Design iir_variable_filter, start of the top module:
module iir_variable_filter
#(
    parameter DATA_IN_WIDTH  = 16,
    parameter DATA_OUT_WIDTH = 32,
    parameter TAP_WIDTH      = 16,
    parameter FF_TAP_COUNT   = 4,
    parameter FB_TAP_COUNT   = 3,
    parameter NUM_LP_FILTERS = 20
)
(
    input  wire                               clk,
    input  wire                               reset_n,
    input  wire        [8:0]                  filter_index,
    input  wire signed [DATA_IN_WIDTH-1:0]    data_in,
    output wire signed [DATA_OUT_WIDTH-1:0]   data_out
);
Settings: LEC_CHECK=0, ABC_AREA=1, CAP_MARGIN=5, CORE_ASPECT_RATIO=0.68, CORE_MARGIN=2, CORE_UTILIZATION=72, CTS_CLUSTER_DIAMETER=238, HOLD_SLACK_MARGIN=-0.09, PLACE_DENSITY=0.62, SETUP_SLACK_MARGIN=2.04, SLEW_MARGIN=20, TNS_END_PERCENT=5; clock period 8.3 ns.
run.sh (not shown) runs the stock make flow with config.mk's settings and CLKGATE_MAP_FILE=.
The baseline ran to the end with violations: negative setup slack.
==> next run, changes <==
- CORE_ASPECT_RATIO: 0.68 -> unset
- CTS_CLUSTER_DIAMETER: 238 -> 227
- PLACE_DENSITY: 0.62 -> unset
- SETUP_SLACK_MARGIN: 2.04 -> 2.48
- TNS_END_PERCENT: 5 -> unset
- clock period: 8.3 -> 9.66 ns (I/O delays scaled with it)
What happened:
- The changed run ran to the end with violations: negative setup slack
- core utilization decreases by 1.2 points
- worst hold slack is better by 0.027 ns
- routed wire length decreases by 0.55%
- synthesized cell count does not change
- final cell count decreases by about 2.3%
- non-clock buffer count decreases by 249
- sequential cell count is unchanged
==> next run, changes <==
- CAP_MARGIN: 5 -> 20
- CTS_CLUSTER_DIAMETER: 227 -> 396
- HOLD_SLACK_MARGIN: -0.09 -> unset
- SETUP_SLACK_MARGIN: 2.48 -> unset
- clock period: 9.66 -> 6.81 ns (I/O delays scaled with it)
=> The new run produced a layout that fails on negative setup slack; routed wire length increases by 0.86%; synthesized area stays the same; setup slack gets worse by 2.4 ns; design area increases by 2.4%.

========
iir_variable_filter again, from the RTL that the note above started with.
// iir_variable_filter
module iir_variable_filter
#(
    parameter DATA_IN_WIDTH  = 16,
    parameter DATA_OUT_WIDTH = 32,
    parameter TAP_WIDTH      = 16,
    parameter FF_TAP_COUNT   = 4,
    parameter FB_TAP_COUNT   = 3,
    parameter NUM_LP_FILTERS = 20
)
(
    input  wire                               clk,
    input  wire                               reset_n,
    input  wire        [8:0]                  filter_index,
    input  wire signed [DATA_IN_WIDTH-1:0]    data_in,
    output wire signed [DATA_OUT_WIDTH-1:0]   data_out
);
    wire [FF_TAP_COUNT*TAP_WIDTH-1:0] B_flat;
    wire [FB_TAP_COUNT*TAP_WIDTH-1:0] A_flat;
    coeff_selector #(
        .TAP_WIDTH(TAP_WIDTH),
        .FF_TAP_COUNT(FF_TAP_COUNT),
        .FB_TAP_COUNT(FB_TAP_COUNT),
        .NUM_LP_FILTERS(NUM_LP_FILTERS)
    ) coeff_sel (
        .filter_index(filter_index),
        .B_flat(B_flat),
        .A_flat(A_flat)
    );
    iir_filter #(
        .DATA_IN_WIDTH(DATA_IN_WIDTH),
        .DATA_OUT_WIDTH(DATA_OUT_WIDTH),
        .TAP_WIDTH(TAP_WIDTH),
        .FF_TAP_COUNT(FF_TAP_COUNT),
        .FB_TAP_COUNT(FB_TAP_COUNT)
    ) IIR (
        .clk(clk),
        .reset_n(reset_n),
        .data_in(data_in),
        .data_out(data_out),
        .B_flat(B_flat),
        .A_flat(A_flat)
    );
endmodule
export LEC_CHECK = 0
export CAP_MARGIN = 20
export CORE_MARGIN = 6
export CORE_UTILIZATION = 72
export CTS_CLUSTER_DIAMETER = 36
export CTS_CLUSTER_SIZE = 37
export GPL_TIMING_DRIVEN = 1
export HOLD_SLACK_MARGIN = 0.24
export MAX_ROUTING_LAYER = met4
export MIN_ROUTING_LAYER = met1
export PLACE_DENSITY = 0.64
export SETUP_SLACK_MARGIN = -0.63
export SLEW_MARGIN = 5
export TNS_END_PERCENT = 25
create_clock -name core_clock -period 7.48 [get_ports {clk}]
The first run produced a layout that fails on setup timing.
Rerun with:
==> flow/config.mk (replaced) <==
export PLATFORM = sky130hd
export DESIGN_NAME = iir_variable_filter
export DESIGN_NICKNAME = iir_variable_filter
export VERILOG_FILES = /design/flow/design.v
export SDC_FILE = /design/flow/constraint.sdc
export NUM_CORES = 4
export LEC_CHECK = 0
export ABC_AREA = 1
export CAP_MARGIN = 20
export CORE_MARGIN = 2
export CORE_UTILIZATION = 72
export CTS_CLUSTER_DIAMETER = 306
export GPL_TIMING_DRIVEN = 1
export MAX_ROUTING_LAYER = met4
export MIN_ROUTING_LAYER = met1
export PLACE_DENSITY_LB_ADDON = 0.0
export SETUP_SLACK_MARGIN = -0.66
export SLEW_MARGIN = 30
export TNS_END_PERCENT = 25
==> flow/constraint.sdc (replaced) <==
create_clock -name core_clock -period 8.88 [get_ports {clk}]
set_input_delay 1.7760 -clock core_clock [delete_from_list [all_inputs] [get_ports {clk}]]
set_output_delay 1.7760 -clock core_clock [all_outputs]
set_load 0.01 [all_outputs]
=> The changed run finished with setup timing left; worst setup slack improved by 1.7 ns; flip-flop count does not change; count of clock-buffer cells in the layout came out lower by 1; worst hold slack degrades by 0.16 ns; utilization hardly moves; wire length went up by roughly a tenth; global-route usage went up by 11 points; area after synthesis is lower slightly.

========
Starting RTL as in the previous note.
==> flow/config.mk <==
export PLATFORM = sky130hd
export DESIGN_NAME = iir_variable_filter
export DESIGN_NICKNAME = iir_variable_filter
export VERILOG_FILES = /design/flow/design.v
export SDC_FILE = /design/flow/constraint.sdc
export NUM_CORES = 4
export LEC_CHECK = 0
export ABC_AREA = 1
export CAP_MARGIN = 5
export CORE_ASPECT_RATIO = 0.68
export CORE_MARGIN = 2
export CORE_UTILIZATION = 72
export CTS_CLUSTER_DIAMETER = 238
export CTS_CLUSTER_SIZE = 99
export HOLD_SLACK_MARGIN = -0.09
export PLACE_DENSITY = 0.62
export SETUP_SLACK_MARGIN = 2.16
export SLEW_MARGIN = 20
export TNS_END_PERCENT = 5
==> flow/constraint.sdc <==
create_clock -name core_clock -period 8.3 [get_ports {clk}]
set_input_delay 1.6600 -clock core_clock [delete_from_list [all_inputs] [get_ports {clk}]]
set_output_delay 1.6600 -clock core_clock [all_outputs]
set_load 0.01 [all_outputs]
The baseline finished but fails on negative setup slack.
Next try:
--- a/flow/config.mk
+++ b/flow/config.mk
@@ -9,11 +9,8 @@
 export CAP_MARGIN = 5
-export CORE_ASPECT_RATIO = 0.68
+export CORE_ASPECT_RATIO = 0.71
 export CORE_MARGIN = 2
 export CORE_UTILIZATION = 72
-export CTS_CLUSTER_DIAMETER = 238
-export CTS_CLUSTER_SIZE = 99
+export CTS_CLUSTER_DIAMETER = 227
 export HOLD_SLACK_MARGIN = -0.09
-export PLACE_DENSITY = 0.62
-export SETUP_SLACK_MARGIN = 2.16
+export SETUP_SLACK_MARGIN = -0.62
 export SLEW_MARGIN = 20
-export TNS_END_PERCENT = 5
==> flow/constraint.sdc (replaced) <==
create_clock -name core_clock -period 8.19 [get_ports {clk}]
set_input_delay 1.6380 -clock core_clock [delete_from_list [all_inputs] [get_ports {clk}]]
set_output_delay 1.6380 -clock core_clock [all_outputs]
set_load 0.01 [all_outputs]
Effect: The changed run finished but failed the layout checks on negative setup slack; worst setup slack gets worse by 0.36 ns; non-clock buffer count drops by 2; synthesized area stays the same; final cell count barely changes; wire length climbs by 1.0%.
Next try:
==> flow/config.mk (replaced) <==
export PLATFORM = sky130hd
export DESIGN_NAME = iir_variable_filter
export DESIGN_NICKNAME = iir_variable_filter
export VERILOG_FILES = /design/flow/design.v
export SDC_FILE = /design/flow/constraint.sdc
export NUM_CORES = 4
export LEC_CHECK = 0
export CAP_MARGIN = 20
export CORE_MARGIN = 2
export CORE_UTILIZATION = 72
export SETUP_SLACK_MARGIN = -0.9
export SLEW_MARGIN = 20
==> flow/constraint.sdc (replaced) <==
create_clock -name core_clock -period 9.66 [get_ports {clk}]
set_input_delay 1.9320 -clock core_clock [delete_from_list [all_inputs] [get_ports {clk}]]
set_output_delay 1.9320 -clock core_clock [all_outputs]
set_load 0.01 [all_outputs]
Outcome: The new run finished with negative setup slack left; via count falls by roughly a tenth; synthesized cell count falls by a few percent; cell area falls by a few percent; setup slack gains 0.82 ns; die area rises slightly; count of clock-buffer cells in the layout rises by 2; sequential cell count is unchanged.
